red:
==> flow/design.v (excerpt) <==
module life16(
    input clk,
    input load,
    input [255:0] data,
    output reg [255:0] q);
reg [3:0] sum;    
always @(posedge clk) begin
    if (load) begin q <= data; end
    else begin
        for (integer count = 0 ; count < 256 ; count++) begin
        if (count == 0) begin
            sum = q[1] + q[15] + q[16] + q[17] + q[31] + q[240] + q[241] +  q[255]; 
        end else if (count == 15) begin
            sum = q[14] + q[16] + q[0] + q[31] + q[240] + q[254] + q[30]  + q[255];
        end else if (count == 240) begin
            sum = q[0] + q[1] + q[15] + q[239] + q[241] + q[224] + q[225] + q[255];
        end else if (count == 255) begin
            sum = q[0] + q[14] +  q[15] + q[224] + q[238] + q[240] + q[239] + q[254];
        end else if (count > 0 && count < 15) begin
            sum = q[count -1] + q[count +1] + q[count +16] + q[count +15] + q[count +17] + q[count + 240] + q[count +239] + q[count +241];
        end else if (count % 16 == 0) begin 
            sum = q[count -1] + q[count +1] + q[count +15] + q[count +16] + q[count +17] + q[count -15] + q[count -16] + q[count +31];
        end else if (count % 16 == 15)  begin
            sum = q[count -1] + q[count +1] + q[count +15] + q[count -15]  + q[count +16] + q[count -16] + q[count -17]  + q[count -31];
        end else if (count > 240 && count < 255) begin
            sum = q[count -1] + q[count +1] + q[count - 15] + q[count - 16] + q[count - 17] + q[count - 240] + q[count - 241] + q[count - 239];
        end else begin
            sum = q[count -1] + q[count +1] + q[count -15] + q[count -16]  + q[count -17] + q[count +15] + q[count +16] + q[count +17];
        end
        if ((sum == 0 || sum == 1) || (sum >= 4)) begin
         	q[count] <= 0;
    	end else if (sum == 3) begin
         	q[count] <= 1;
    	end
    end
    end
end
endmodule
Size: ~5700 cells after synthesis, about 260 flip-flops, roughly 510 I/O pins.
make LEC_CHECK=0 CAP_MARGIN=40 CORE_ASPECT_RATIO=0.5 CORE_MARGIN=2 CORE_UTILIZATION=72 CTS_CLUSTER_DIAMETER=304 CTS_CLUSTER_SIZE=100 PLACE_DENSITY=0.41 SLEW_MARGIN=20 TNS_END_PERCENT=10 finish   # period 1.85 ns
run.sh (not shown) runs the stock make flow with config.mk's settings and CLKGATE_MAP_FILE=.
clock tree synthesis (4_1_cts): red exited with error
Changes in blue relative to red:
- clearing CORE_ASPECT_RATIO, which used to be 0.5
- clearing PLACE_DENSITY, which used to be 0.41
- putting ABC_AREA at 1 where nothing was set
- clearing CTS_CLUSTER_SIZE, which used to be 100
- clearing CTS_CLUSTER_DIAMETER, which used to be 304
- swapping 10 for 5 in TNS_END_PERCENT
- putting SETUP_SLACK_MARGIN at -0.24 where nothing was set
- swapping 40 for 10 in CAP_MARGIN
- swapping 1.85 for 2.52 in the clock period (ns, I/O delays scaled along)
==> comparison <==
Looking at post-synthesis instance area across both flows, blue is the weaker of the two, with red ahead. Relative to red, blue degrades core outline area. The higher synthesized netlist cell count came out of blue. global routing (5_1_grt): blue exited with error. What blue reported for total nets after synthesis has to be multiplied by 0.836 to get the figure for red. Last weighted congestion value of the routability-driven placer is higher on red. For effective utilization at floorplan, blue and red come out practically identical. Diff red -> blue: HPWL after detailed placement shrank by about 10%, number of cell instances after yosys synthesis grew by 1520, mean instance size in the synthesized netlist shrank by 18%, part of the Yosys area used for sequential elements shrank by 0.48 points. red has lower chip area from the yosys synthesis statistics than blue.
#### Input delta (green over blue)
- SETUP_SLACK_MARGIN no longer set, was -0.24
- CAP_MARGIN now 20, was 10
- HOLD_SLACK_MARGIN now -0.09, previously not set
- CORE_UTILIZATION now 67, was 72
- ABC_AREA no longer set, was 1
- TNS_END_PERCENT no longer set, was 5
- the clock period (ns, I/O delays scaled along) now 4.07, was 2.52
## What came out
In summary, green completed successfully, with a layout that passed the timing, DRC and antenna checks.
green vs blue, die height went up by about 1.8%.
The number of cells upsized or downsized after cts of green falls short of that of blue by 402.
Of green and blue, the lower cell area after placement belongs to green.
green against blue: post-DP HPWL decreased 18%; area of the core region increased 3100 um2.
Sort green and blue by Yosys chip area asc -> top: green
Between blue and green, the flow reports die width increasing slightly.
green against blue: count of placed standard cells including taps now smaller, distinct cell type count after synthesis picked up an extra 3, total standard cell area after synthesis shrank by 3.5%, fraction of synthesized area in multiplexers has increased.
Changes in orange relative to green:
- setting TNS_END_PERCENT to 10 for the first time
- setting PLACE_DENSITY to 0.37 for the first time
- setting CTS_CLUSTER_SIZE to 98 for the first time
- changing CORE_UTILIZATION from 67 to 66
- removing HOLD_SLACK_MARGIN (formerly -0.09)
- changing the clock period (ns, I/O delays scaled along) from 4.07 to 3.05
Notes after the runs:
- The flow for orange finished, though final verification flagged negative setup slack.
- Relative to green, final tally of setup violations has increased by 512 in orange.
- Taking green as the reference, in orange via count rose by 6327; first-pass iteration count of the detailed router went down by 1; maximum fanout encountered on the critical timing path went up by 1; setup total negative slack -360.97 ns.
- Diff green -> orange: sequential share of layout area down 1.4 points, maximum single-stage delay on the critical path down 0.02 ns.
